`run.sh`:
```
#!/bin/bash
# the make line also repeats each setting of config.mk as NAME=value (left out here)
make -C /OpenROAD-flow-scripts/flow DESIGN_CONFIG=/design/flow/config.mk WORK_HOME=/design/flow/orfs CLKGATE_MAP_FILE= finish
```
`config.mk`:
```
export PLATFORM = sky130hd
export DESIGN_NAME = barnsley
export DESIGN_NICKNAME = barnsley
export VERILOG_FILES = /design/flow/design.v
export SDC_FILE = /design/flow/constraint.sdc
export NUM_CORES = 4
export LEC_CHECK = 0
export CAP_MARGIN = 5
export CELL_PAD_IN_SITES_GLOBAL_PLACEMENT = 1
export CORE_ASPECT_RATIO = 0.67
export CORE_MARGIN = 4
export CORE_UTILIZATION = 42
export GPL_ROUTABILITY_DRIVEN = 1
export MAX_ROUTING_LAYER = met5
export PLACE_DENSITY = 0.49
export SLEW_MARGIN = 20
```
`constraint.sdc`:
```
create_clock -name core_clock -period 22.6 [get_ports {clk}]
set_input_delay 4.5200 -clock core_clock [delete_from_list [all_inputs] [get_ports {clk}]]
set_output_delay 4.5200 -clock core_clock [all_outputs]
set_load 0.01 [all_outputs]
```
`design.v`:
```
`default_nettype none
`timescale 1ns / 1ps
module mul #(
    WIDTH=25,   
    FBITS=20    
    )(
    input wire signed [WIDTH-1:0] a,    
    input wire signed [WIDTH-1:0] b,    
    output reg signed [WIDTH-1:0] val   
    );
    localparam IBITS = WIDTH - FBITS;     
    localparam MSB = 2*WIDTH - IBITS - 1;  
    localparam LSB = WIDTH - IBITS;        
    localparam HALF = {1'b1, {FBITS-1{1'b0}}}; 
    reg sig_diff;   
    reg signed [WIDTH-1:0] a1, b1;   
    reg signed [WIDTH-1:0] prod_t;   
    reg signed [2*WIDTH-1:0] prod;   
    reg [FBITS-1:0] rbits;           
    reg round;   
    reg even;    
    reg signed [WIDTH-1:0] u_result;    
    always @(*) begin
        sig_diff = a[WIDTH-1] ^ b[WIDTH-1];
        a1 = a[WIDTH-1] ? -a : a;    
        b1 = b[WIDTH-1] ? -b : b;    
        prod = a1 * b1;  
        prod_t = prod[MSB:LSB];  
        rbits  = prod[FBITS-1:0];  
        round  = prod[FBITS-1];    
        even  = ~prod[FBITS];      
         u_result = (round && !(even && rbits == HALF)) ? prod_t + 25'b1 : prod_t;  
         val = sig_diff ? -u_result : u_result;
        end
endmodule
`timescale 1ns / 1ps
 module random(
  output wire [31:0] out,
  input wire clk,  
  input wire reset,
  input wire request        
  ); 
  parameter [31:0] mod = 32'b1000_0000_0000_0000_0000_0000_0000_0000;  
  parameter [31:0] a = 32'd22695477;    
  parameter [31:0] c = 32'b1;            
  reg [31:0] temp;              
  reg [63:0] temp1;             
  reg [31:0] temp2;             
  reg [31:0] temp_out;          
  reg [1:0] state;              
always @(posedge clk) begin
        if(state == 2'b00)
            temp1 <= temp * a + c;   
        else if(state == 2'b01)
            temp2 <= temp1 % mod;    
end
always @(posedge clk or posedge reset) begin
        if (reset) begin
            temp <= 32'd13;
            state <= 2'b00;
            temp_out <= 32'd0;
        end
        else begin
            if(state == 2'b00) begin 
                state <= 2'b01;
            end
            else if(state == 2'b01) begin
                state <= 2'b10;
            end
            else begin
                temp <= temp2;         
                if(request) 
                    state <= 2'b00;    
            end
            if (request)
                temp_out <= temp2;
        end
end
assign out = temp_out;
 endmodule
`default_nettype none
`timescale 1ns / 1ps
module barnsley #(
    FP_WIDTH=25,    
    FP_INT=5       
    ) (
    input  wire clk,                                     
    input wire reset,                                    
    output wire [19:0] iter_max,                          
    input wire iter_change,                              
    output reg done,                                     
    output wire complete,                                
    output reg signed [FP_WIDTH-1:0] xn,                 
    output reg signed [FP_WIDTH-1:0] yn
    );
    reg signed [FP_WIDTH-1:0] mul_a_1, mul_b_1, mul_a_2, mul_b_2;
    wire signed [FP_WIDTH-1:0] mul_val_1, mul_val_2;
    mul #(.WIDTH(FP_WIDTH), .FBITS(FP_WIDTH - FP_INT)) mul_inst_0 (
        /*verilator lint_on PINCONNECTEMPTY*/
        .a(mul_a_1),
        .b(mul_b_1),
        .val(mul_val_1)
    );
    mul #(.WIDTH(FP_WIDTH), .FBITS(FP_WIDTH - FP_INT)) mul_inst_1 (
        /*verilator lint_on PINCONNECTEMPTY*/
        .a(mul_a_2),
        .b(mul_b_2),
        .val(mul_val_2)
    );
    wire [31:0] random_out;
    random random_inst(.out(random_out), .clk(clk), .reset(reset), .request(done) );
    reg [19:0] n;
    reg signed [FP_WIDTH-1:0] x;
    reg signed [FP_WIDTH-1:0] y;
    reg [3:0] state;  
    reg [19:0] iter_value;
    reg iter_reg;
    wire iter_button;
    always @(posedge clk) 
    begin
        iter_reg <= iter_change;
    end
    assign iter_button = iter_change & ~iter_reg;
    localparam signed [FP_WIDTH-1:0] FP_0_16 = 25'b0000000101000111101011100;  
    localparam signed [FP_WIDTH-1:0] FP_0_15 = 25'b0000000100110011001100110;  
    localparam signed [FP_WIDTH-1:0] NFP_0_15 = 25'b1111111011001100110011010;  
    localparam signed [FP_WIDTH-1:0] FP_0_85 = 25'b0000011011001100110011001;  
    localparam signed [FP_WIDTH-1:0] FP_0_04 = 25'b0000000001010001111010111;   
    localparam signed [FP_WIDTH-1:0] NFP_0_04 = 25'b1111110011001100110011010;  
    localparam signed [FP_WIDTH-1:0] FP_0_2  = 25'b0000000110011001100110011;   
    localparam signed [FP_WIDTH-1:0] FP_0_23 = 25'b0000000111010111000010100;  
    localparam signed [FP_WIDTH-1:0] FP_0_22 = 25'b0000000111000010100011110;  
    localparam signed [FP_WIDTH-1:0] FP_0_24 = 25'b0000000111101011100001010;  
    localparam signed [FP_WIDTH-1:0] FP_0_26 = 25'b0000001000010100011110101;  
    localparam signed [FP_WIDTH-1:0] NFP_0_26 = 25'b1111110111101011100001011; 
    localparam signed [FP_WIDTH-1:0] FP_0_28 = 25'b0000001000111101011100001;  
    localparam signed [FP_WIDTH-1:0] FP_1_5  = 25'b0000110000000000000000000;  
    assign complete = (n >= iter_value);
    always @(posedge clk or posedge reset) 
    begin
        if (reset) 
            begin
                x <= 0;  y <= 0;
                xn <= 0; yn <= 0;
                n <= 0;  done <= 0;
                state <= 0;
                iter_value <= 1000;
            end
        else if (iter_button) 
            begin
                done <= 0;
                if (iter_value < 10000)
                    iter_value <= iter_value + 3000; 
            end
        else if (complete)
            done <= 0;
        else
            begin
                case (state)
                    4'b0000: 
                    begin
                        done <= 0;
                        state <= 4'b0001;
                    end
                    4'b0001: 
                    begin
                        done <= 0;
                        if (random_out < 32'd21474836)
                                xn <= 0;
                        else if (random_out < 32'd1846835936)
                            begin 
                                mul_a_1 <= x;
                                mul_b_1 <= FP_0_85;  
                                mul_a_2 <= y;
                                mul_b_2 <= FP_0_04;  
                            end
                        else if (random_out < 32'd1997159792)
                            begin 
                                mul_a_1 <= x;
                                mul_b_1 <= FP_0_2;  
                                mul_a_2 <= y;
                                mul_b_2 <= (FP_0_26);  
                            end
                        else 
                            begin
                                mul_a_1 <= x;
                                mul_b_1 <= (FP_0_15);  
                                mul_a_2 <= y;
                                mul_b_2 <= FP_0_28;  
                            end
                        state <= 4'b0010;
                    end
                    4'b0010: 
                    begin
                        done <= 0;
                        if (random_out < 32'd21474836)
                                xn <= 0;
                        else if (random_out < 32'd1846835936)
                            begin
                                xn <= mul_val_1 + mul_val_2; 
                            end
                        else if (random_out < 32'd1997159792)
                            begin 
                                xn <= mul_val_1 - mul_val_2; 
                            end
                        else 
                            begin
                                xn <= -mul_val_1 + mul_val_2;
                            end
                        state <= 4'b0011;
                    end
                    4'b0011: 
                    begin
                        done <= 0;
                        if (random_out < 32'd21474836)
                            begin
                                mul_a_1 <= FP_0_16;  
                                mul_b_1 <= y; 
                            end
                        else if (random_out < 32'd1846835936)
                            begin 
                                mul_a_1 <= x;
                                mul_b_1 <= (FP_0_04);  
                                mul_a_2 <= y;
                                mul_b_2 <= FP_0_85;  
                            end
                        else if (random_out < 32'd1997159792)
                            begin 
                                mul_a_1 <= x;
                                mul_b_1 <= FP_0_23;  
                                mul_a_2 <= y;
                                mul_b_2 <= FP_0_22;  
                            end
                        else 
                            begin
                                mul_a_1 <= x;
                                mul_b_1 <= FP_0_26;  
                                mul_a_2 <= y;
                                mul_b_2 <= FP_0_24;  
                            end
                        state <= 4'b0100;
                    end 
                    4'b0100: 
                    begin
                        done <= 0;
                        if (random_out < 32'd21474836)
                            begin
                                yn <= mul_val_1;
                            end
                        else if (random_out < 32'd1846835936) 
                            begin 
                                yn <= -mul_val_1 + mul_val_2 + FP_1_5;
                            end
                        else if (random_out < 32'd1997159792)
                            begin 
                                yn <= mul_val_1 + mul_val_2 + FP_1_5;
                            end
                        else 
                            begin
                                yn <= mul_val_1 + mul_val_2;
                            end
                        state <= 4'b0101;
                    end                     
                    4'b0101:
                    begin
                        x <= xn;
                        y <= yn;
                        n <= n + 1;
                        done <= 1;
                        state <= 4'b0000;
                    end
                endcase
            end
    end
    assign iter_max = iter_value;
endmodule
```
==> flow_summary.toml, run 1 <==
# implementation run metrics
[status]
status = "complete, no violations"

[final_timing]
fin_crit_ns = 16.64
setup_tns_ns = 0
tightest_slew_ns = 1.29
relSlewSlack_pct = 13.7
max_freq_mhz = 60.1
finalCritPeriodShare_pct = 73.6
fin_ws_ns = 5.96
hold_viol = 0
setup_viol = 0
final_max_slew_viol_count = 0
finClkSkew_ns = 0.0207
rsz0062_at_grt = "no"

[logic_synthesis]
syn_area_um2 = 69400
top_cell = "inv_1"
ys_seq_elements = 359
yosys.stat.seqShare_pct = 14.0
syn_avg_cell_area_um2 = 9.29
yosys_area_um2 = 69400
synth-xor-area-share_pct = 5.18
ys_warn_count = 3
ys_top_logic_family = "adder cells"
synth_cell_type_count = 108
synth_cells = 7469
ys_cells = 7469
synth-edff-count = 151
async_reset_ff_share_pct = 57.7
synthMuxAreaShare_pct = 1.86
ys.flop_type = "dfrtp_1"
synth_top_area_share_pct = 36.5
area_leaders = "fa_1, ha_1, inv_1"
simple_gate_area_share_pct = 13.2
fa_ha_area_share_pct = 46.6
common_cells = "inv_1, fa_1, nand2_1"
synthAoiAreaFrac_pct = 8.48
yosys.area.top_type = "fa_1"

[setup_path]
cp.required_ns = 23.03
critical-path-top-delay-family = "simple AND/OR/NAND/NOR gates"
crit_buf_inv = 7
startpoint_type = "register"
regToRegSetupSlack_ns = 5.96
cp_common_cell = "fa_1"
slowest_delay_ns = 0.96
critPathArrivalTime_ns = 17.07
startpoint = "mul_a_1[2]"
r2r-end = "yn[24]"
critical_path.endpoint = "yn[24]"
cp.depth = 44
worstPathMaxFanout = 11
end_kind = "register"
r2r_start = "mul_a_1[2]"
crit_slowest_cell = "o311ai_0"
worst_r2r_path_depth = 44
path_class = "reg2reg"

[clock_network]
cts_hold_buffers = 0
cts_tree = "done"
h-tree-depth = 2
root_buffer = "clkbuf_16"
cts_setup_buffers = 0
insertion_delay_ns = 0.59
cts.repair.resized = 0
clockBufferDepth = 3
numClockSinks = 359
clk_pin_slew_worst_paths_ns = 0.06
numCtsBuffers = 39

[grt]
grt_max_degree = 80
first_global_vias = 53200
antenna_found_initial = 11
track_usage_pct = 28.5
gr-total-overflow = 0
grt_pass1_wl_um = 364000

[min_path]
min-delay-start = "random_inst.temp1[6]"
hold_end = "random_inst.temp2[6]"
hold_class = "reg2reg"
whs_path_depth = 0

[detailed_routing]
vias = 51900
drt-initial-drc-count = 4487
drcViolationCount = 0
viasPerCell = 5.38
wl_met2_um = 93200
drt-total-wl_um = 243000
drt_first_pass_iters = 5
wl_met3_um = 23200
ant_nets = 0
met1Wirelength_um = 124000
top_layer = "met5"
wire_per_inst_um = 25.2

[floorplanning]
dieHeight_um = 341
die_w_um = 505
coreArea_um2 = 163000
io_pins = 75
dieArea_um2 = 172000
rows = 121
fp_util_pct = 42.5

[place]
gp_congestion = 0.940
numPortBuffers = 71
dpl_worst_slack_ns = 6.37
dpl.hpwl_um = 202000

[flow_run]
cap_violations = 0
warnings = 78

[finish]
fillers = 16100
nets = 9288
syn2layout_area_growth_pct = 7.57
final_util_pct = 45.7
per-layer routing:
layer | vias up | global-route usage [%]
met5 | - | 1.31
met4 | 4 | 3.13
met3 | 136 | 7.73
met2 | 1799 | 37.8
met1 | 26700 | 46.4
li1 | 23300 | -
layout make-up:
cell class | count | area, µm² | area share, %
Antenna cell | 8 | 20.0 | 0.0268
Clock buffer | 46 | 1010 | 1.36
Clock inverter | 26 | 332 | 0.444
Inverter | 1678 | 6310 | 8.45
Multi-Input combinational cell | 5152 | 52600 | 70.5
Sequential cell | 359 | 9750 | 13.1
Tap cell | 2152 | 2690 | 3.61
Timing Repair Buffer | 227 | 1930 | 2.58
per-stage QoR:
stage          cell area [µm²]  hold slack (ns)  std cells
5_1_grt                  74600            0.424       9641
2_1_floorplan            69400            0.400       7471
6_report                 74700            0.418       9648
3_3_place_gp             73200            0.403       9565
4_1_cts                  74600            0.417       9637
3_5_place_dp             73200            0.402       9565
==> inputs of run 2 (changes only) <==
- CAP_MARGIN: 5 -> 0
- CELL_PAD_IN_SITES_DETAIL_PLACEMENT: default -> 1
- CELL_PAD_IN_SITES_GLOBAL_PLACEMENT: 1 -> default
- CORE_ASPECT_RATIO: 0.67 -> default
- CORE_MARGIN: 4 -> 9
- CORE_UTILIZATION: 42 -> 70
- CTS_CLUSTER_DIAMETER: default -> 82
- CTS_CLUSTER_SIZE: default -> 77
- GPL_ROUTABILITY_DRIVEN: 1 -> 0
- HOLD_SLACK_MARGIN: default -> 0.05
- MAX_ROUTING_LAYER: met5 -> met4
- PLACE_DENSITY: 0.49 -> default
- SLEW_MARGIN: 20 -> 35
- TNS_END_PERCENT: default -> 5
- clock period: 22.6 -> 25.4 ns (I/O delays scaled with it)
==> run 2 against run 1 <==
The run now fails in detailed placement. Die size decreased by 36%. Area after synthesis unchanged. Synthesized cell count unchanged.
==> flow_summary.toml, run 2 <==
# flow metrics
[logic_synthesis]
top_cell = "inv_1"
synth_top_area_share_pct = 36.5
yosys.area.top_type = "fa_1"
ys.flop_type = "dfrtp_1"
async_reset_ff_share_pct = 57.7
fa_ha_area_share_pct = 46.6
ys_cells = 7469
synth-xor-area-share_pct = 5.18
synth_cells = 7469
synth_cell_type_count = 108
synthAoiAreaFrac_pct = 8.48
yosys_area_um2 = 69400
yosys.stat.seqShare_pct = 14.0
ys_warn_count = 3
syn_avg_cell_area_um2 = 9.29
common_cells = "inv_1, fa_1, nand2_1"
ys_seq_elements = 359
syn_area_um2 = 69400
synth-edff-count = 151
area_leaders = "fa_1, ha_1, inv_1"
synthMuxAreaShare_pct = 1.86
simple_gate_area_share_pct = 13.2
ys_top_logic_family = "adder cells"

[floorplanning]
die_w_um = 333
fp_util_pct = 70.5
dieHeight_um = 333
coreArea_um2 = 98400
dieArea_um2 = 111000
rows = 115
io_pins = 75

[status]
status = "aborted with a tool error"
tool.error = "[ERROR DPL-0033] detailed placement checks failed during check placement."
haltStage = "detailed placement"

[place]
numPortBuffers = 71
[run 2: metrics by stage]
stage	hold slack, ns	instances	setup slack [ns]	instance area, µm²
floorplan	0.400	7471	11.75	69400
global placement	0.402	8678	10.13	72000
==> inputs of run 3 (changes only) <==
- CAP_MARGIN: 0 -> 20
- CELL_PAD_IN_SITES_DETAIL_PLACEMENT: 1 -> default
- CORE_MARGIN: 9 -> 2
- CORE_UTILIZATION: 70 -> 40
- CTS_CLUSTER_DIAMETER: 82 -> default
- CTS_CLUSTER_SIZE: 77 -> default
- GPL_ROUTABILITY_DRIVEN: 0 -> default
- HOLD_SLACK_MARGIN: 0.05 -> default
- MAX_ROUTING_LAYER: met4 -> default
- SETUP_SLACK_MARGIN: default -> 1.57
- SLEW_MARGIN: 35 -> 20
- TNS_END_PERCENT: 5 -> default
- clock period: 25.4 -> 14.8 ns (I/O delays scaled with it)
==> run 3 against run 2 <==
The run now finishes clean. Synthesized cell count unchanged. Die size increased by 60%. Area after synthesis unchanged.
==> flow_summary.toml, run 3 <==
# implementation run metrics
[finish]
syn2layout_area_growth_pct = 14.4
final_area_um2 = 79400
final_util_pct = 46.2
fillers = 16300
nets = 9518
final_cells = 10000
combGateArea_um2 = 55200
regArea_um2 = 9750

[clock_network]
insertion_delay_ns = 0.59
numClockSinks = 359
cts_tree = "done"
clk_pin_slew_worst_paths_ns = 0.06
h-tree-depth = 2
cts_hold_buffers = 0
numCtsBuffers = 45
clockBufferDepth = 3
root_buffer = "clkbuf_16"

[floorplanning]
die_w_um = 421
coreArea_um2 = 172000
fp_util_pct = 40.4
io_pins = 75
dieHeight_um = 421
rows = 152
dieArea_um2 = 177000

[final_timing]
finClkSkew_ns = 0.0254
final_max_slew_viol_count = 0
relSlewSlack_pct = 16.1
tightest_slew_ns = 1.25
fin_ws_ns = 1.52
max_freq_mhz = 75.3
fin_crit_ns = 13.28
rsz0062_at_grt = "yes"
setup_tns_ns = 0
hold_slack_ns = 0.407
setup_viol = 0
finalCritPeriodShare_pct = 89.7
hold_viol = 0

[logic_synthesis]
synthAoiAreaFrac_pct = 8.48
yosys_area_um2 = 69400
async_reset_ff_share_pct = 57.7
syn_avg_cell_area_um2 = 9.29
syn_area_um2 = 69400
ys_cells = 7469
yosys.stat.seqShare_pct = 14.0
synth_cell_type_count = 108
top_cell = "inv_1"
synthMuxAreaShare_pct = 1.86
synth_cells = 7469
ys_warn_count = 3
simple_gate_area_share_pct = 13.2
synth-xor-area-share_pct = 5.18
yosys.area.top_type = "fa_1"
synth-edff-count = 151
common_cells = "inv_1, fa_1, nand2_1"
fa_ha_area_share_pct = 46.6
ys_seq_elements = 359
area_leaders = "fa_1, ha_1, inv_1"
ys_top_logic_family = "adder cells"
synth_top_area_share_pct = 36.5
ys.flop_type = "dfrtp_1"

[place]
placed_cells_incl_taps = 9776
numPortBuffers = 71
dpl_worst_slack_ns = 0.0962
dpl.hpwl_um = 177000
placed_area_um2 = 73800
gp_congestion = 0.987

[setup_path]
startpoint_type = "register"
crit_buf_inv = 11
critPathArrivalTime_ns = 13.75
crit_slowest_cell = "edfxtp_1"
r2r_start = "mul_b_1[14]"
slowest_delay_ns = 0.59
r2r-end = "yn[24]"
path_class = "reg2reg"
startpoint = "mul_b_1[14]"
worstPathMaxFanout = 9
cp.depth = 45
critical_path.endpoint = "yn[24]"
cp.required_ns = 15.27
worst_r2r_path_depth = 45
end_kind = "register"
regToRegSetupSlack_ns = 1.52
critical-path-top-delay-family = "adder cells"

[flow_run]
cap_violations = 0
warnings = 80

[grt]
grt_pass1_wl_um = 336000
antenna_found_initial = 2
gr-total-overflow = 0
first_global_vias = 56300
track_usage_pct = 24.9
grt_max_degree = 131

[detailed_routing]
vias = 53300
drt_first_pass_iters = 5
drt-initial-drc-count = 3969
drt-total-wl_um = 217000
viasPerCell = 5.31
drcViolationCount = 0
wire_per_inst_um = 21.7
ant_nets = 0

[status]
status = "complete, no violations"

[min_path]
hold_class = "reg2reg"
min-delay-start = "iter_value[14]"
whs_path_depth = 0
hold_end = "iter_value[14]"
[run 3: area by class of cell]
cell class                 count  area share, %
tap                         2310           3.64
multi-input combinational   5154           69.5
clock buffer                  56           1.60
antenna                        1        0.00315
sequential                   359           12.3
timing repair buffer         449           4.72
clock inverter                28          0.342
inverter                    1678           7.95
[run 3: timing repair]
item,CTS,global route
pin swaps,48,99
hold endpoints to repair,0,0
setup endpoints to repair,24,23
buffers inserted,69,103
resized,224,317
gates cloned,0,2
[run 3: per-layer routing]
layer	part of all wire, %	global-route usage (%)
met4	5.5	10.6
met3	6.9	3.27
met2	47	41.2
met1	40	32.7
met5	0.0055	0
==> inputs of run 4 (changes only) <==
- ABC_AREA: default -> 1
- CAP_MARGIN: 20 -> 0
- CELL_PAD_IN_SITES_DETAIL_PLACEMENT: default -> 0
- CORE_UTILIZATION: 40 -> 72
- CTS_CLUSTER_DIAMETER: default -> 229
- CTS_CLUSTER_SIZE: default -> 77
- GPL_ROUTABILITY_DRIVEN: default -> 1
- HOLD_SLACK_MARGIN: default -> 0.29
- MAX_ROUTING_LAYER: default -> met4
- PLACE_DENSITY_LB_ADDON: default -> 0.08
- SETUP_SLACK_MARGIN: 1.57 -> 2.96
- TNS_END_PERCENT: default -> 5
- clock period: 14.8 -> 10.7 ns (I/O delays scaled with it)
==> run 4 against run 3 <==
The flow now stops in global routing. Area after synthesis grew 5.1%. Die size is 41% lower. Synthesized cell count rose by 25%.
==> flow_summary.toml, run 4 <==
# flow metrics
[status]
haltStage = "global routing"
status = "aborted with a tool error"

[floorplanning]
io_pins = 75
die_w_um = 322
rows = 116
dieArea_um2 = 104000
dieHeight_um = 322
fp_util_pct = 72.7
coreArea_um2 = 100000

[logic_synthesis]
simple_gate_area_share_pct = 20.0
synth_cell_type_count = 70
synth-xor-area-share_pct = 3.19
async_reset_ff_share_pct = 57.7
area_leaders = "fa_1, inv_1, nand2_1"
fa_ha_area_share_pct = 44.4
synth_top_area_share_pct = 34.7
ys_cells = 9329
synth_cells = 9329
yosys.stat.seqShare_pct = 13.4
synthAoiAreaFrac_pct = 4.84
yosys.area.top_type = "fa_1"
syn_area_um2 = 72900
common_cells = "inv_1, nand2_1, fa_1"
ys.flop_type = "dfrtp_1"
ys_top_logic_family = "adder cells"
syn_avg_cell_area_um2 = 7.82
ys_warn_count = 3
ys_seq_elements = 359
synthMuxAreaShare_pct = 0.262
top_cell = "inv_1"
synth-edff-count = 151
yosys_area_um2 = 72900

[clock_network]
numClockSinks = 359
h-tree-depth = 1
numCtsBuffers = 8
root_buffer = "clkbuf_16"
clockBufferDepth = 3

[place]
numPortBuffers = 71
placed_area_um2 = 87300
placed_cells_incl_taps = 12100
dpl.hpwl_um = 230000
gp_congestion = 1.15
dpl_worst_slack_ns = -1.51
[run 4: per-stage QoR]
stage	hold WS [ns]	util, %
after global placement	0.388	87.1
after CTS	0.440	88.8
after detailed placement	0.388	87.1
after floorplan	0.400	-
[run 4: timing repair]
item                       CTS
buffers inserted            46
hold buffers                 0
pin swaps                  142
setup endpoints to repair   50
resized                    284
==> inputs of run 5 (changes only) <==
- ABC_AREA: 1 -> default
- CAP_MARGIN: 0 -> 20
- CELL_PAD_IN_SITES_DETAIL_PLACEMENT: 0 -> default
- CORE_UTILIZATION: 72 -> 65
- CTS_CLUSTER_DIAMETER: 229 -> default
- CTS_CLUSTER_SIZE: 77 -> default
- GPL_ROUTABILITY_DRIVEN: 1 -> default
- HOLD_SLACK_MARGIN: 0.29 -> default
- MAX_ROUTING_LAYER: met4 -> default
- PLACE_DENSITY_LB_ADDON: 0.08 -> default
- SETUP_SLACK_MARGIN: 2.96 -> default
- TNS_END_PERCENT: 5 -> default
- clock period: 10.7 -> 12.3 ns (I/O delays scaled with it)
==> run 5 against run 4 <==
Now fails the layout checks on setup timing. Die size increased by 5.3%. Area after synthesis fell by 4.8%. Synthesized cell count down 20%.
==> flow_summary.toml, run 5 <==
# implementation run metrics
[floorplanning]
die_w_um = 331
dieHeight_um = 331
io_pins = 75
fp_util_pct = 65.7
rows = 119
dieArea_um2 = 109000
coreArea_um2 = 106000

[clock_network]
cts_tree = "done"
h-tree-depth = 2
numCtsBuffers = 40
numClockSinks = 359
cts_hold_buffers = 0
root_buffer = "clkbuf_16"
clk_pin_slew_worst_paths_ns = 0.06
clockBufferDepth = 3
insertion_delay_ns = 0.60

[place]
dpl.hpwl_um = 187000
numPortBuffers = 71
placed_area_um2 = 79900
gp_congestion = 1.03

[logic_synthesis]
ys.flop_type = "dfrtp_1"
yosys.area.top_type = "fa_1"
top_cell = "inv_1"
ys_seq_elements = 359
synth-edff-count = 151
ys_top_logic_family = "adder cells"
async_reset_ff_share_pct = 57.7
synth-xor-area-share_pct = 5.18
simple_gate_area_share_pct = 13.2
yosys.stat.seqShare_pct = 14.0
synth_cell_type_count = 108
syn_avg_cell_area_um2 = 9.29
area_leaders = "fa_1, ha_1, inv_1"
common_cells = "inv_1, fa_1, nand2_1"
yosys_area_um2 = 69400
syn_area_um2 = 69400
fa_ha_area_share_pct = 46.6
synthAoiAreaFrac_pct = 8.48
synth_top_area_share_pct = 36.5
synthMuxAreaShare_pct = 1.86
ys_warn_count = 3
ys_cells = 7469
synth_cells = 7469

[final_timing]
tightest_slew_ns = 1.18
relSlewSlack_pct = 20.6
fin_crit_ns = 12.85
hold_viol = 0
finalCritPeriodShare_pct = 104
max_freq_mhz = 77.8
fin_ws_ns = -0.550
finClkSkew_ns = 0.0306
hold_slack_ns = 0.417
final_max_slew_viol_count = 0
setup_viol = 11
setup_tns_ns = -2.61
rsz0062_at_grt = "yes"

[setup_path]
cp.depth = 57
regToRegSetupSlack_ns = -0.55
critical-path-top-delay-family = "adder cells"
crit_slowest_cell = "or4_4"
r2r_start = "mul_a_2[5]"
cp_common_cell = "buf_4"
critical_path.endpoint = "yn[24]"
critPathArrivalTime_ns = 13.33
worstPathMaxFanout = 9
worst_r2r_path_depth = 57
slowest_delay_ns = 0.58
crit_buf_inv = 15
path_class = "reg2reg"
r2r-end = "yn[24]"
cp.required_ns = 12.78
startpoint_type = "register"
startpoint = "mul_a_2[5]"
end_kind = "register"

[min_path]
hold_class = "reg2reg"
min-delay-start = "iter_value[14]"
hold_end = "iter_value[14]"
whs_path_depth = 0

[finish]
syn2layout_area_growth_pct = 21.7
final_area_um2 = 84500
final_util_pct = 80.0
fillers = 6908
nets = 10400

[grt]
gr-total-overflow = 0
track_usage_pct = 41.7
first_global_vias = 61900
grt_max_degree = 88
grt_pass1_wl_um = 345000
antenna_found_initial = 7

[status]
status = "failed layout checks"
so_faults = "setup timing"

[detailed_routing]
wire_per_inst_um = 22.6
drt-initial-drc-count = 4735
drcViolationCount = 0
drt_first_pass_iters = 7
ant_nets = 0
antenna_cells_inserted = 0
drt-total-wl_um = 225000
viasPerCell = 5.84
vias = 58100

[flow_run]
cap_violations = 0
warnings = 81
run 5: what timing repair did:
item / CTS / global route
setup endpoints to repair: 22 / 29
pin swaps: 99 / 119
resized: 214 / 354
buffers inserted: 56 / 40
run 5: layout make-up:
| type | instances | area, µm² | share of cell area (%) |
|---|---|---|---|
| Tap cell | 1391 | 1740 | 2.06 |
| Inverter | 1678 | 6330 | 7.50 |
| Timing Repair Buffer | 1294 | 10300 | 12.2 |
| Clock inverter | 23 | 219 | 0.259 |
| Clock buffer | 51 | 1060 | 1.26 |
| Multi-Input combinational cell | 5152 | 55000 | 65.1 |
| Sequential cell | 359 | 9750 | 11.5 |
run 5: routing by layer:
layer,track usage (%),up-vias,part of all wire (%)
met2,68.9,2877,47
met1,50.0,28900,35
met4,26.0,6,7.8
li1,-,25400,-
met3,9.15,926,9.5
met5,0,-,0.021
run 5: per-stage QoR:
step	setup WS [ns]	instances
after floorplan	-0.358	7471
after global placement	-0.779	9782
after detailed placement	-0.935	9782
after CTS	-0.466	9911
after global routing	-1.05	9948
final	-0.550	9948
==> inputs of run 6 (changes only) <==
- ABC_AREA: default -> 1
- CAP_MARGIN: 20 -> 0
- CELL_PAD_IN_SITES_DETAIL_PLACEMENT: default -> 0
- CORE_UTILIZATION: 65 -> 72
- CTS_CLUSTER_DIAMETER: default -> 229
- CTS_CLUSTER_SIZE: default -> 77
- GPL_ROUTABILITY_DRIVEN: default -> 1
- MAX_ROUTING_LAYER: default -> met4
- TNS_END_PERCENT: default -> 80
- clock period: 12.3 -> 10.6 ns (I/O delays scaled with it)
==> run 6 against run 5 <==
The flow now stops in global routing. Synthesized cell count is 25% higher. Die size is 5.1% lower. Area after synthesis is 5.1% higher.
==> flow_summary.toml, run 6 <==
# flow metrics
[logic_synthesis]
yosys_area_um2 = 72900
yosys.stat.seqShare_pct = 13.4
top_cell = "inv_1"
synthMuxAreaShare_pct = 0.262
syn_avg_cell_area_um2 = 7.82
synth_cell_type_count = 70
synthAoiAreaFrac_pct = 4.84
ys_warn_count = 3
area_leaders = "fa_1, inv_1, nand2_1"
ys.flop_type = "dfrtp_1"
synth-xor-area-share_pct = 3.19
fa_ha_area_share_pct = 44.4
yosys.area.top_type = "fa_1"
ys_top_logic_family = "adder cells"
ys_seq_elements = 359
ys_cells = 9329
simple_gate_area_share_pct = 20.0
synth_top_area_share_pct = 34.7
synth-edff-count = 151
async_reset_ff_share_pct = 57.7
syn_area_um2 = 72900
common_cells = "inv_1, nand2_1, fa_1"
synth_cells = 9329

[clock_network]
numClockSinks = 359
root_buffer = "clkbuf_16"
clockBufferDepth = 3
h-tree-depth = 1
cts_hold_buffers = 0
numCtsBuffers = 8

[place]
dpl.hpwl_um = 235000
gp_congestion = 1.15
numPortBuffers = 71
placed_area_um2 = 86900

[floorplanning]
die_w_um = 322
fp_util_pct = 72.7
coreArea_um2 = 100000
rows = 116
io_pins = 75
dieHeight_um = 322
dieArea_um2 = 104000

[grt]
gr-total-overflow = 348
track_usage_pct = 82.7

[status]
status = "aborted with a tool error"
haltStage = "global routing"
tool.error = "[ERROR GRT-0232] Routing congestion too high. Check the congestion heatmap in the GUI."
-- run 6: through the flow --
stage	TNS, ns	setup slack [ns]	std cells	hold WS [ns]
floorplan	-2.24	-0.484	9331	0.400
global placement	-24.77	-1.34	12000	0.386
detailed placement	-47.51	-1.91	12000	0.394
CTS	-14.91	-0.950	12200	0.444
-- run 6: repair_timing --
item,in CTS
buffers inserted,101
endpoints found under the hold margin,0
gates resized,539
cloned,1
pin swaps,224
setup endpoints to repair,44
-- run 6: metal layers --
layer	overflow	GRT usage, %
met1	59	82.1
met2	149	95.6
met3	46	71.2
met4	94	75.3
met5	-	-
==> inputs of run 7 (changes only) <==
- ABC_AREA: 1 -> default
- CAP_MARGIN: 0 -> 20
- CELL_PAD_IN_SITES_DETAIL_PLACEMENT: 0 -> default
- CELL_PAD_IN_SITES_GLOBAL_PLACEMENT: default -> 3
- CORE_UTILIZATION: 72 -> 51
- CTS_CLUSTER_DIAMETER: 229 -> 235
- CTS_CLUSTER_SIZE: 77 -> 89
- GPL_ROUTABILITY_DRIVEN: 1 -> 0
- HOLD_SLACK_MARGIN: default -> 0.24
- MAX_ROUTING_LAYER: met4 -> default
- PLACE_DENSITY_LB_ADDON: default -> 0.04
- SLEW_MARGIN: 20 -> 15
- TNS_END_PERCENT: 80 -> default
- clock period: 10.6 -> 11.5 ns (I/O delays scaled with it)
==> run 7 against run 6 <==
The flow stops in global placement without I/O. Area after synthesis is 4.8% lower. Die size grew 34%. Synthesized cell count down 20%.
==> flow_summary.toml, run 7 <==
# flow metrics
[logic_synthesis]
synth_top_area_share_pct = 36.5
ys_warn_count = 3
synth_cells = 7469
async_reset_ff_share_pct = 57.7
ys_cells = 7469
ys_top_logic_family = "adder cells"
synth-xor-area-share_pct = 5.18
common_cells = "inv_1, fa_1, nand2_1"
synthMuxAreaShare_pct = 1.86
synthAoiAreaFrac_pct = 8.48
yosys.stat.seqShare_pct = 14.0
simple_gate_area_share_pct = 13.2
ys.flop_type = "dfrtp_1"
yosys.area.top_type = "fa_1"
area_leaders = "fa_1, ha_1, inv_1"
yosys_area_um2 = 69400
top_cell = "inv_1"
ys_seq_elements = 359
syn_avg_cell_area_um2 = 9.29
syn_area_um2 = 69400
synth-edff-count = 151
fa_ha_area_share_pct = 46.6
synth_cell_type_count = 108

[floorplanning]
fp_util_pct = 51.3
die_w_um = 373
rows = 135
dieHeight_um = 373
coreArea_um2 = 135000
dieArea_um2 = 139000

[status]
haltStage = "global placement without I/O"
status = "aborted with a tool error"
tool.error = "[ERROR FLW-0024] Place density exceeds 1.0 (current PLACE_DENSITY_LB_ADDON =  0.04). Please check if the value of  PLACE_DENSITY_LB_ADDON is between 0 and 0.99."
==> inputs of run 8 (changes only) <==
- CELL_PAD_IN_SITES_DETAIL_PLACEMENT: default -> 2
- CELL_PAD_IN_SITES_GLOBAL_PLACEMENT: 3 -> 1
- CORE_MARGIN: 2 -> 5
- CORE_UTILIZATION: 51 -> 57
- CTS_CLUSTER_DIAMETER: 235 -> default
- CTS_CLUSTER_SIZE: 89 -> 71
- GPL_TIMING_DRIVEN: default -> 0
- HOLD_SLACK_MARGIN: 0.24 -> default
- MIN_ROUTING_LAYER: default -> met2
- PLACE_DENSITY_LB_ADDON: 0.04 -> default
- SETUP_SLACK_MARGIN: default -> 1.9
- SLEW_MARGIN: 15 -> 20
- clock period: 11.5 -> 15.0 ns (I/O delays scaled with it)
==> run 8 against run 7 <==
The flow stops in detailed placement. Area after synthesis did not move. Die size fell by 7.3%. Synthesized cell count did not move.
==> flow_summary.toml, run 8 <==
# flow metrics
[logic_synthesis]
ys_seq_elements = 359
synthAoiAreaFrac_pct = 8.48
ys_warn_count = 3
syn_avg_cell_area_um2 = 9.29
syn_area_um2 = 69400
ys_top_logic_family = "adder cells"
ys_cells = 7469
yosys.area.top_type = "fa_1"
simple_gate_area_share_pct = 13.2
top_cell = "inv_1"
fa_ha_area_share_pct = 46.6
async_reset_ff_share_pct = 57.7
yosys_area_um2 = 69400
synth-edff-count = 151
synth_top_area_share_pct = 36.5
synth-xor-area-share_pct = 5.18
synthMuxAreaShare_pct = 1.86
area_leaders = "fa_1, ha_1, inv_1"
common_cells = "inv_1, fa_1, nand2_1"
synth_cells = 7469
synth_cell_type_count = 108
ys.flop_type = "dfrtp_1"
yosys.stat.seqShare_pct = 14.0

[floorplanning]
die_w_um = 359
dieHeight_um = 359
io_pins = 75
fp_util_pct = 57.2
rows = 128
dieArea_um2 = 129000
coreArea_um2 = 121000

[status]
tool.error = "[ERROR DPL-0033] detailed placement checks failed during check placement."
status = "aborted with a tool error"
haltStage = "detailed placement"

[place]
numPortBuffers = 71
## run 8: per-stage QoR
step           setup slack [ns]  TNS, ns  hold slack, ns
2_1_floorplan              1.93        0           0.400
3_3_place_gp              -2.45   -31.20           0.400
==> inputs of run 9 (changes only) <==
- CELL_PAD_IN_SITES_DETAIL_PLACEMENT: 2 -> default
- CELL_PAD_IN_SITES_GLOBAL_PLACEMENT: 1 -> default
- CORE_MARGIN: 5 -> 2
- CORE_UTILIZATION: 57 -> 40
- CTS_CLUSTER_SIZE: 71 -> default
- GPL_TIMING_DRIVEN: 0 -> default
- MIN_ROUTING_LAYER: met2 -> default
- PLACE_DENSITY_LB_ADDON: default -> 0.04
- SETUP_SLACK_MARGIN: 1.9 -> default
- clock period: 15.0 -> 11.5 ns (I/O delays scaled with it)
==> run 9 against run 8 <==
The layout now fails its checks (setup timing). Die size increased by 37%. Area after synthesis unchanged. Synthesized cell count unchanged.
==> flow_summary.toml, run 9 <==
# implementation run metrics
[finish]
nets = 10600
fillers = 16200
final_area_um2 = 88800
syn2layout_area_growth_pct = 28.0

[floorplanning]
dieHeight_um = 421
coreArea_um2 = 172000
io_pins = 75
die_w_um = 421
rows = 152
fp_util_pct = 40.4
dieArea_um2 = 177000

[place]
dpl_worst_slack_ns = -1.82
placed_area_um2 = 83200
dpl.hpwl_um = 201000
numPortBuffers = 71

[logic_synthesis]
synth-xor-area-share_pct = 5.18
common_cells = "inv_1, fa_1, nand2_1"
fa_ha_area_share_pct = 46.6
yosys.area.top_type = "fa_1"
synth_cell_type_count = 108
top_cell = "inv_1"
ys_warn_count = 3
synthAoiAreaFrac_pct = 8.48
synth_cells = 7469
synth_top_area_share_pct = 36.5
synth-edff-count = 151
ys_top_logic_family = "adder cells"
ys_seq_elements = 359
area_leaders = "fa_1, ha_1, inv_1"
syn_avg_cell_area_um2 = 9.29
simple_gate_area_share_pct = 13.2
syn_area_um2 = 69400
yosys.stat.seqShare_pct = 14.0
async_reset_ff_share_pct = 57.7
ys_cells = 7469
ys.flop_type = "dfrtp_1"
yosys_area_um2 = 69400
synthMuxAreaShare_pct = 1.86

[detailed_routing]
wire_per_inst_um = 21.1
vias = 56200
drcViolationCount = 0
ant_nets = 0
top_layer = "met5"
drt-initial-drc-count = 3279
met1Wirelength_um = 108000
viasPerCell = 5.03
drt_first_pass_iters = 6
drt-total-wl_um = 236000
wl_met3_um = 10300
wl_met2_um = 109000

[setup_path]
regToRegSetupSlack_ns = -1.44
end_kind = "register"
r2r_start = "mul_b_1[1]"
startpoint_type = "register"
startpoint = "mul_b_1[1]"
cp_common_cell = "fa_1"
r2r-end = "yn[24]"
worstPathMaxFanout = 6
worst_r2r_path_depth = 52
path_class = "reg2reg"
crit_buf_inv = 9
cp.depth = 52
crit_slowest_cell = "fa_1"
slowest_delay_ns = 0.57
cp.required_ns = 12.03
critical_path.endpoint = "yn[24]"
critPathArrivalTime_ns = 13.46
critical-path-top-delay-family = "adder cells"

[clock_network]
root_buffer = "clkbuf_16"
h-tree-depth = 2
cts_hold_buffers = 0
numClockSinks = 359
numCtsBuffers = 46
cts_tree = "done"
insertion_delay_ns = 0.64
clk_pin_slew_worst_paths_ns = 0.06
clockBufferDepth = 3

[flow_run]
warnings = 79
cap_violations = 0

[min_path]
hold_end = "iter_value[19]"
hold_class = "reg2reg"
whs_path_depth = 0
min-delay-start = "iter_value[19]"

[final_timing]
rsz0062_at_grt = "yes"
setup_tns_ns = -21.02
max_freq_mhz = 77.3
hold_viol = 0
fin_ws_ns = -1.44
final_max_slew_viol_count = 0
tightest_slew_ns = 1.04
finalCritPeriodShare_pct = 112
relSlewSlack_pct = 30.7
fin_crit_ns = 12.94
finClkSkew_ns = 0.0346
setup_viol = 28

[grt]
gr-total-overflow = 0
first_global_vias = 59900
track_usage_pct = 27.3
grt_max_degree = 82
antenna_found_initial = 4
grt_pass1_wl_um = 365000

[status]
status = "failed layout checks"
so_faults = "setup timing"
## run 9: area by class of cell
class	instances	area (µm²)	area share, %
Antenna cell	1	2.50	0.00282
Clock buffer	59	1240	1.40
Clock inverter	26	284	0.320
Inverter	1678	6320	7.11
Multi-Input combinational cell	5152	55600	62.6
Sequential cell	359	9750	11.0
Tap cell	2310	2890	3.25
Timing Repair Buffer	1580	12700	14.3
## run 9: routing by layer
metal  track usage (%)  up-vias
met5                 0        -
met4              8.38        2
met3              2.56      319
met2              43.9     1213
met1              39.1    28600
li1                  -    26000
## run 9: timing repair
item                                    CTS  global route
hold endpoints to repair                  0             0
pin swaps                               199           148
gates resized                           366           303
setup buffers                            88            60
endpoints found under the setup margin   36            39
cloned                                    0             0
## run 9: through the flow
step                hold WS, ns  util [%]  cells
floorplan                 0.400         -   7471
global placement          0.395      48.4  10900
detailed placement        0.394      48.4  10900
CTS                       0.410      50.7  11100
global route              0.420      51.7  11200
finish                    0.410      51.7  11200
==> inputs of run 10 (changes only) <==
- ABC_AREA: default -> 1
- CAP_MARGIN: 20 -> 15
- CORE_UTILIZATION: 40 -> 71
- CTS_CLUSTER_SIZE: default -> 37
- GPL_ROUTABILITY_DRIVEN: 0 -> default
- PLACE_DENSITY_LB_ADDON: 0.04 -> default
- SETUP_SLACK_MARGIN: default -> -1.04
- clock period: 11.5 -> 10.4 ns (I/O delays scaled with it)
==> run 10 against run 9 <==
Area after synthesis grew 5.1%. Die size shrank 40%. The flow now stops in global routing. Synthesized cell count grew 25%.
==> flow_summary.toml, run 10 <==
# flow metrics
[floorplanning]
io_pins = 75
rows = 117
fp_util_pct = 71.6
coreArea_um2 = 102000
dieArea_um2 = 105000
die_w_um = 325
dieHeight_um = 325

[logic_synthesis]
yosys_area_um2 = 72900
synth-edff-count = 151
ys_cells = 9329
simple_gate_area_share_pct = 20.0
synth_cells = 9329
yosys.stat.seqShare_pct = 13.4
area_leaders = "fa_1, inv_1, nand2_1"
synthAoiAreaFrac_pct = 4.84
yosys.area.top_type = "fa_1"
synth_cell_type_count = 70
ys_warn_count = 3
async_reset_ff_share_pct = 57.7
top_cell = "inv_1"
synth-xor-area-share_pct = 3.19
fa_ha_area_share_pct = 44.4
ys.flop_type = "dfrtp_1"
synthMuxAreaShare_pct = 0.262
common_cells = "inv_1, nand2_1, fa_1"
ys_top_logic_family = "adder cells"
syn_area_um2 = 72900
ys_seq_elements = 359
synth_top_area_share_pct = 34.7
syn_avg_cell_area_um2 = 7.82

[clock_network]
cts_hold_buffers = 0
clockBufferDepth = 3
h-tree-depth = 2
numCtsBuffers = 37
numClockSinks = 359
root_buffer = "clkbuf_16"

[place]
dpl_worst_slack_ns = -2.05
placed_area_um2 = 87400
dpl.hpwl_um = 240000
gp_congestion = 1.13
numPortBuffers = 71

[status]
haltStage = "global routing"
tool.error = "[ERROR GRT-0232] Routing congestion too high. Check the congestion heatmap in the GUI."
status = "aborted with a tool error"

[grt]
track_usage_pct = 78.8
gr-total-overflow = 169
-- run 10: stage by stage --
| step | utilization (%) | instances |
|---|---|---|
| 2_1_floorplan | - | 9331 |
| 3_5_place_dp | 85.8 | 12200 |
| 4_1_cts | 88.9 | 12300 |
| 3_3_place_gp | 85.8 | 12200 |
-- run 10: what timing repair did --
action,CTS
buffers inserted,56
pin swaps,58
endpoints found under the hold margin,0
gates resized,361
setup endpoints to repair,32
-- run 10: routing by layer --
metal | track usage (%) | GRT overflow
met1 | 78.7 | 2
met2 | 94.4 | 83
met3 | 64.8 | 2
met4 | 78.5 | 81
met5 | 33.3 | 1
==> inputs of run 11 (changes only) <==
- ABC_AREA: 1 -> default
- CAP_MARGIN: 15 -> 5
- CORE_UTILIZATION: 71 -> 25
- CTS_CLUSTER_SIZE: 37 -> default
- GPL_ROUTABILITY_DRIVEN: default -> 0
- GPL_TIMING_DRIVEN: default -> 1
- MIN_ROUTING_LAYER: default -> met1
- PLACE_DENSITY_LB_ADDON: default -> 0.0
- SETUP_SLACK_MARGIN: -1.04 -> 3.15
- clock period: 10.4 -> 16.2 ns (I/O delays scaled with it)
==> run 11 against run 10 <==
Now clean on timing, DRC and antenna. Area after synthesis shrank 4.8%. Synthesized cell count shrank 20%. Die size grew to 2.7 times the previous value.
==> flow_summary.toml, run 11 <==
# implementation run metrics
[status]
status = "complete, no violations"

[final_timing]
max_freq_mhz = 75.8
setup_viol = 0
rsz0062_at_grt = "yes"
hold_slack_ns = 0.408
tightest_slew_ns = 1.16
fin_crit_ns = 13.19
final_max_slew_viol_count = 0
hold_viol = 0
finalCritPeriodShare_pct = 81.4
finClkSkew_ns = 0.0379
setup_tns_ns = 0
relSlewSlack_pct = 22.7

[logic_synthesis]
synth-edff-count = 151
ys_cells = 7469
fa_ha_area_share_pct = 46.6
ys.flop_type = "dfrtp_1"
yosys.stat.seqShare_pct = 14.0
synth_cell_type_count = 108
ys_warn_count = 3
synth_cells = 7469
syn_avg_cell_area_um2 = 9.29
common_cells = "inv_1, fa_1, nand2_1"
yosys.area.top_type = "fa_1"
synth-xor-area-share_pct = 5.18
simple_gate_area_share_pct = 13.2
synthAoiAreaFrac_pct = 8.48
synth_top_area_share_pct = 36.5
synthMuxAreaShare_pct = 1.86
async_reset_ff_share_pct = 57.7
ys_top_logic_family = "adder cells"
area_leaders = "fa_1, ha_1, inv_1"
ys_seq_elements = 359
syn_area_um2 = 69400
yosys_area_um2 = 69400
top_cell = "inv_1"

[floorplanning]
dieHeight_um = 531
fp_util_pct = 25.1
dieArea_um2 = 282000
coreArea_um2 = 276000
rows = 193
die_w_um = 531
io_pins = 75

[setup_path]
cp.required_ns = 16.77
regToRegSetupSlack_ns = 3.01
r2r_start = "mul_b_1[0]"
crit_slowest_cell = "or4_4"
worstPathMaxFanout = 6
startpoint = "mul_b_1[0]"
critical-path-top-delay-family = "simple AND/OR/NAND/NOR gates"
slowest_delay_ns = 0.61
crit_buf_inv = 11
startpoint_type = "register"
path_class = "reg2reg"
critical_path.endpoint = "yn[23]"
worst_r2r_path_depth = 51
end_kind = "register"
r2r-end = "yn[23]"
cp.depth = 51
cp_common_cell = "or4_4"
critPathArrivalTime_ns = 13.75

[grt]
grt_pass1_wl_um = 419000
first_global_vias = 56700
antenna_found_initial = 14
gr-total-overflow = 0
grt_max_degree = 106
track_usage_pct = 20.8

[place]
numPortBuffers = 71
placed_cells_incl_taps = 11200
dpl.hpwl_um = 238000

[detailed_routing]
drt-initial-drc-count = 2833
drt-total-wl_um = 291000
wire_per_inst_um = 25.2
viasPerCell = 4.52
drcViolationCount = 0
ant_nets = 0
vias = 52300
drt_first_pass_iters = 5

[min_path]
min-delay-start = "iter_value[14]"
hold_end = "iter_value[14]"
hold_class = "reg2reg"
whs_path_depth = 0

[clock_network]
h-tree-depth = 2
root_buffer = "clkbuf_16"
numCtsBuffers = 48
numClockSinks = 359
clk_pin_slew_worst_paths_ns = 0.06
insertion_delay_ns = 0.68
cts_tree = "done"
clockBufferDepth = 3

[finish]
syn2layout_area_growth_pct = 20.1
final_cells = 11600
nets = 9634
final_util_pct = 30.2

[flow_run]
warnings = 85
cap_violations = 0
-- run 11: through the flow --
| stage | setup WS [ns] | area [µm²] |
|---|---|---|
| floorplan | 3.13 | 69500 |
| global placement | 0.312 | 75500 |
| detailed placement | 0.492 | 75500 |
| global route | 2.52 | 83400 |
| finish | 3.01 | 83400 |
| CTS | 2.64 | 80200 |
-- run 11: repair_timing --
action                                  CTS  global route
endpoints found under the setup margin   32            26
pin swaps                               113           219
hold buffers                              0             0
resized                                 387           429
setup buffers                           124           157
endpoints found under the hold margin     0             0
cloned                                    1             2
-- run 11: metal layers --
layer,vias to the layer above,routed length [µm],track usage (%)
met2,849,133000,33.0
met5,-,23,0
li1,23900,-,-
met4,4,8200,5.51
met3,238,10200,2.84
met1,27300,139000,29.5
-- run 11: layout make-up --
| type | instances | area (µm²) |
|---|---|---|
| Clock buffer | 68 | 1400 |
| Antenna cell | 4 | 10.0 |
| Timing Repair Buffer | 563 | 4840 |
| Fill cell | 29400 | 193000 |
| Sequential cell | 359 | 9750 |
| Inverter | 1678 | 6360 |
| Clock inverter | 22 | 278 |
| Tap cell | 3705 | 4640 |
| Multi-Input combinational cell | 5153 | 56100 |
==> inputs of run 12 (changes only) <==
- ABC_AREA: default -> 1
- CAP_MARGIN: 5 -> 20
- CORE_UTILIZATION: 25 -> 62
- GPL_ROUTABILITY_DRIVEN: 0 -> default
- GPL_TIMING_DRIVEN: 1 -> default
- MIN_ROUTING_LAYER: met1 -> default
- PLACE_DENSITY_LB_ADDON: 0.0 -> default
- SETUP_SLACK_MARGIN: 3.15 -> default
- clock period: 16.2 -> 13.0 ns (I/O delays scaled with it)
==> run 12 against run 11 <==
Die size shrank 57%. Non-clock buffer count grew 194. Still clean on timing, DRC and antenna. Synthesized cell count grew 25%. Clock-buffer cell count shrank 12. Sequential share of layout area grew 0.18 points. Core utilization grew 40 points. Area after synthesis grew 5.1%. Setup slack lost 2.5 ns.
==> flow_summary.toml, run 12 <==
# implementation run metrics
[logic_synthesis]
area_leaders = "fa_1, inv_1, nand2_1"
syn_area_um2 = 72900
synthAoiAreaFrac_pct = 4.84
ys_top_logic_family = "adder cells"
yosys_area_um2 = 72900
synth_top_area_share_pct = 34.7
synth_cell_type_count = 70
async_reset_ff_share_pct = 57.7
simple_gate_area_share_pct = 20.0
synth_cells = 9329
ys_seq_elements = 359
synth-xor-area-share_pct = 3.19
yosys.area.top_type = "fa_1"
ys.flop_type = "dfrtp_1"
common_cells = "inv_1, nand2_1, fa_1"
synthMuxAreaShare_pct = 0.262
ys_warn_count = 3
syn_avg_cell_area_um2 = 7.82
ys_cells = 9329
synth-edff-count = 151
yosys.stat.seqShare_pct = 13.4
top_cell = "inv_1"
fa_ha_area_share_pct = 44.4

[place]
dpl.hpwl_um = 209000
numPortBuffers = 71
gp_congestion = 1.07

[setup_path]
path_class = "reg2reg"
regToRegSetupSlack_ns = 0.55
crit_slowest_cell = "fa_1"
critPathArrivalTime_ns = 12.93
r2r_start = "mul_a_1[2]"
cp.depth = 66
worst_r2r_path_depth = 66
critical-path-top-delay-family = "adder cells"
end_kind = "register"
cp.required_ns = 13.48
critical_path.endpoint = "yn[24]"
slowest_delay_ns = 0.54
startpoint_type = "register"
r2r-end = "yn[24]"
crit_buf_inv = 18
cp_common_cell = "inv_1"
startpoint = "mul_a_1[2]"
worstPathMaxFanout = 13

[detailed_routing]
drt-initial-drc-count = 6845
vias = 64300
antenna_cells_inserted = 0
viasPerCell = 5.61
drt_first_pass_iters = 7
drt-total-wl_um = 248000
drcViolationCount = 0
ant_nets = 0
wire_per_inst_um = 21.6

[finish]
fillers = 9589
final_util_pct = 70.5
nets = 11700
syn2layout_area_growth_pct = 12.5

[floorplanning]
coreArea_um2 = 116000
dieArea_um2 = 120000
fp_util_pct = 62.7
rows = 125
dieHeight_um = 347
die_w_um = 347
io_pins = 75

[min_path]
min-delay-start = "iter_value[17]"
hold_end = "iter_value[17]"
whs_path_depth = 0
hold_class = "reg2reg"

[clock_network]
cts_tree = "done"
cts_hold_buffers = 0
root_buffer = "clkbuf_16"
clk_pin_slew_worst_paths_ns = 0.06
insertion_delay_ns = 0.60
numClockSinks = 359
h-tree-depth = 2
clockBufferDepth = 3
numCtsBuffers = 39

[final_timing]
finalCritPeriodShare_pct = 95.8
relSlewSlack_pct = 20.1
fin_crit_ns = 12.45
hold_viol = 0
final_max_slew_viol_count = 0
hold_slack_ns = 0.401
finClkSkew_ns = 0.0293
setup_viol = 0
tightest_slew_ns = 1.20
max_freq_mhz = 80.3

[flow_run]
cap_violations = 0
warnings = 81

[grt]
gr-total-overflow = 0
antenna_found_initial = 4
grt_pass1_wl_um = 382000
grt_max_degree = 127
first_global_vias = 66200
track_usage_pct = 41.8

[status]
status = "complete, no violations"
run 12: layout make-up:
class	instances	area (µm²)	share of cell area (%)
Clock inverter	16	224	0.273
Tap cell	1524	1910	2.32
Sequential cell	359	9750	11.9
Clock buffer	56	1130	1.38
Multi-Input combinational cell	6261	53700	65.5
Inverter	2488	9380	11.4
Timing Repair Buffer	757	5940	7.24
run 12: per-stage QoR:
| step | setup WS [ns] | instance area, µm² | instances | TNS [ns] |
|---|---|---|---|---|
| after global placement | 0.199 | 79600 | 11400 | 0 |
| final | 0.552 | 82100 | 11500 | 0 |
| after global routing | -0.0670 | 82100 | 11500 | -0.212 |
| after CTS | 0.0625 | 81000 | 11400 | 0 |
| after detailed placement | 0.153 | 79600 | 11400 | 0 |
| after floorplan | 1.10 | 72900 | 9331 | 0 |
run 12: routing by layer:
layer | vias to the layer above | routed length (µm) | global-route usage, %
met5 | - | 43 | 0.240
met4 | 6 | 11800 | 15.9
met3 | 696 | 32300 | 13.5
met2 | 3589 | 107000 | 62.7
met1 | 31300 | 96600 | 56.8
li1 | 28700 | - | -
run 12: what timing repair did:
action	CTS	global route
endpoints found under the setup margin	0	27
resized	0	207
buffers inserted	0	36
==> inputs of run 13 (changes only) <==
- CAP_MARGIN: 20 -> 15
- CORE_UTILIZATION: 62 -> 71
- CTS_CLUSTER_SIZE: default -> 37
- SETUP_SLACK_MARGIN: default -> 2.11
- clock period: 13.0 -> 8.19 ns (I/O delays scaled with it)
==> run 13 against run 12 <==
The flow now stops in global routing. Synthesized cell count stayed put. Area after synthesis stayed put. Die size is 13% lower.
==> flow_summary.toml, run 13 <==
# flow metrics
[place]
dpl.hpwl_um = 230000
gp_congestion = 1.11
placed_area_um2 = 88000
numPortBuffers = 71
placed_cells_incl_taps = 12100

[status]
haltStage = "global routing"
status = "aborted with a tool error"
tool.error = "[ERROR GRT-0232] Routing congestion too high. Check the congestion heatmap in the GUI."

[floorplanning]
coreArea_um2 = 102000
rows = 117
fp_util_pct = 71.6
die_w_um = 325
io_pins = 75
dieArea_um2 = 105000
dieHeight_um = 325

[clock_network]
cts_hold_buffers = 0
root_buffer = "clkbuf_16"
numCtsBuffers = 39
h-tree-depth = 2
clockBufferDepth = 3
numClockSinks = 359

[logic_synthesis]
ys_warn_count = 3
fa_ha_area_share_pct = 44.4
synthAoiAreaFrac_pct = 4.84
top_cell = "inv_1"
ys.flop_type = "dfrtp_1"
synth_cell_type_count = 70
ys_cells = 9329
ys_top_logic_family = "adder cells"
yosys_area_um2 = 72900
synthMuxAreaShare_pct = 0.262
async_reset_ff_share_pct = 57.7
synth_top_area_share_pct = 34.7
syn_area_um2 = 72900
area_leaders = "fa_1, inv_1, nand2_1"
ys_seq_elements = 359
yosys.area.top_type = "fa_1"
synth_cells = 9329
common_cells = "inv_1, nand2_1, fa_1"
synth-edff-count = 151
syn_avg_cell_area_um2 = 7.82
simple_gate_area_share_pct = 20.0
synth-xor-area-share_pct = 3.19
yosys.stat.seqShare_pct = 13.4

[grt]
track_usage_pct = 82.4
gr-total-overflow = 496
-- run 13: metrics by stage --
step           util, %  setup TNS (ns)  hold WS (ns)  setup WS [ns]
4_1_cts           90.6         -111.28         0.406          -3.23
3_5_place_dp      86.4         -145.84         0.393          -3.97
3_3_place_gp      86.4         -133.59         0.387          -3.69
2_1_floorplan        -          -80.89         0.400          -2.86
-- run 13: per-layer routing --
layer  GRT overflow  GRT usage [%]
met1              9           81.9
met2            281           96.7
met3             24           70.7
met4            181           81.6
met5              1           36.7
-- run 13: repair_timing --
action,4_1_cts
pin swaps,169
gates resized,536
setup buffers,96
cloned,1
setup endpoints to repair,59
==> inputs of run 14 (changes only) <==
- ABC_AREA: 1 -> default
- CAP_MARGIN: 15 -> 20
- CELL_PAD_IN_SITES_DETAIL_PLACEMENT: default -> 2
- CORE_UTILIZATION: 71 -> 43
- CTS_CLUSTER_DIAMETER: default -> 391
- CTS_CLUSTER_SIZE: 37 -> 15
- GPL_ROUTABILITY_DRIVEN: default -> 0
- GPL_TIMING_DRIVEN: default -> 0
- HOLD_SLACK_MARGIN: default -> 0.26
- MAX_ROUTING_LAYER: default -> met5
- MIN_ROUTING_LAYER: default -> met2
- SETUP_SLACK_MARGIN: 2.11 -> 1.87
- TNS_END_PERCENT: default -> 30
- clock period: 8.19 -> 11.4 ns (I/O delays scaled with it)
==> run 14 against run 13 <==
The run again fails in global routing. Area after synthesis shrank 4.8%. Die size grew 56%. Synthesized cell count shrank 20%.
==> flow_summary.toml, run 14 <==
# flow metrics
[floorplanning]
fp_util_pct = 43.3
coreArea_um2 = 160000
rows = 147
io_pins = 75
dieArea_um2 = 165000
die_w_um = 406
dieHeight_um = 406

[logic_synthesis]
yosys.area.top_type = "fa_1"
synth_cell_type_count = 108
async_reset_ff_share_pct = 57.7
ys_cells = 7469
ys_top_logic_family = "adder cells"
simple_gate_area_share_pct = 13.2
synthAoiAreaFrac_pct = 8.48
syn_avg_cell_area_um2 = 9.29
ys_seq_elements = 359
ys.flop_type = "dfrtp_1"
synth_cells = 7469
top_cell = "inv_1"
ys_warn_count = 3
synthMuxAreaShare_pct = 1.86
synth_top_area_share_pct = 36.5
synth-edff-count = 151
synth-xor-area-share_pct = 5.18
syn_area_um2 = 69400
common_cells = "inv_1, fa_1, nand2_1"
yosys.stat.seqShare_pct = 14.0
yosys_area_um2 = 69400
fa_ha_area_share_pct = 46.6
area_leaders = "fa_1, ha_1, inv_1"

[status]
status = "aborted with a tool error"
tool.error = "[ERROR GRT-0116] Global routing finished with congestion. Check the congestion regions in the DRC Viewer."
haltStage = "global routing"

[clock_network]
root_buffer = "clkbuf_16"
h-tree-depth = 1
numClockSinks = 359
clockBufferDepth = 3
numCtsBuffers = 27

[place]
dpl.hpwl_um = 294000
numPortBuffers = 71
placed_cells_incl_taps = 9724
dpl_worst_slack_ns = -5.58

[grt]
gr-total-overflow = 11200
track_usage_pct = 104
[run 14: repair_timing]
action	CTS
gates resized	1128
gates cloned	1
buffers inserted	327
endpoints found under the setup margin	50
hold buffers	0
pin swaps	290
[run 14: routing by layer]
| layer | GRT overflow | global-route usage (%) |
|---|---|---|
| met5 | 791 | 108 |
| met2 | 2698 | 99.3 |
| met3 | 6437 | 117 |
| met4 | 1298 | 92.7 |
| met1 | - | - |
[run 14: metrics by stage]
stage               cell area, µm²
CTS                          82200
detailed placement           73700
global placement             73300
floorplan                    69900
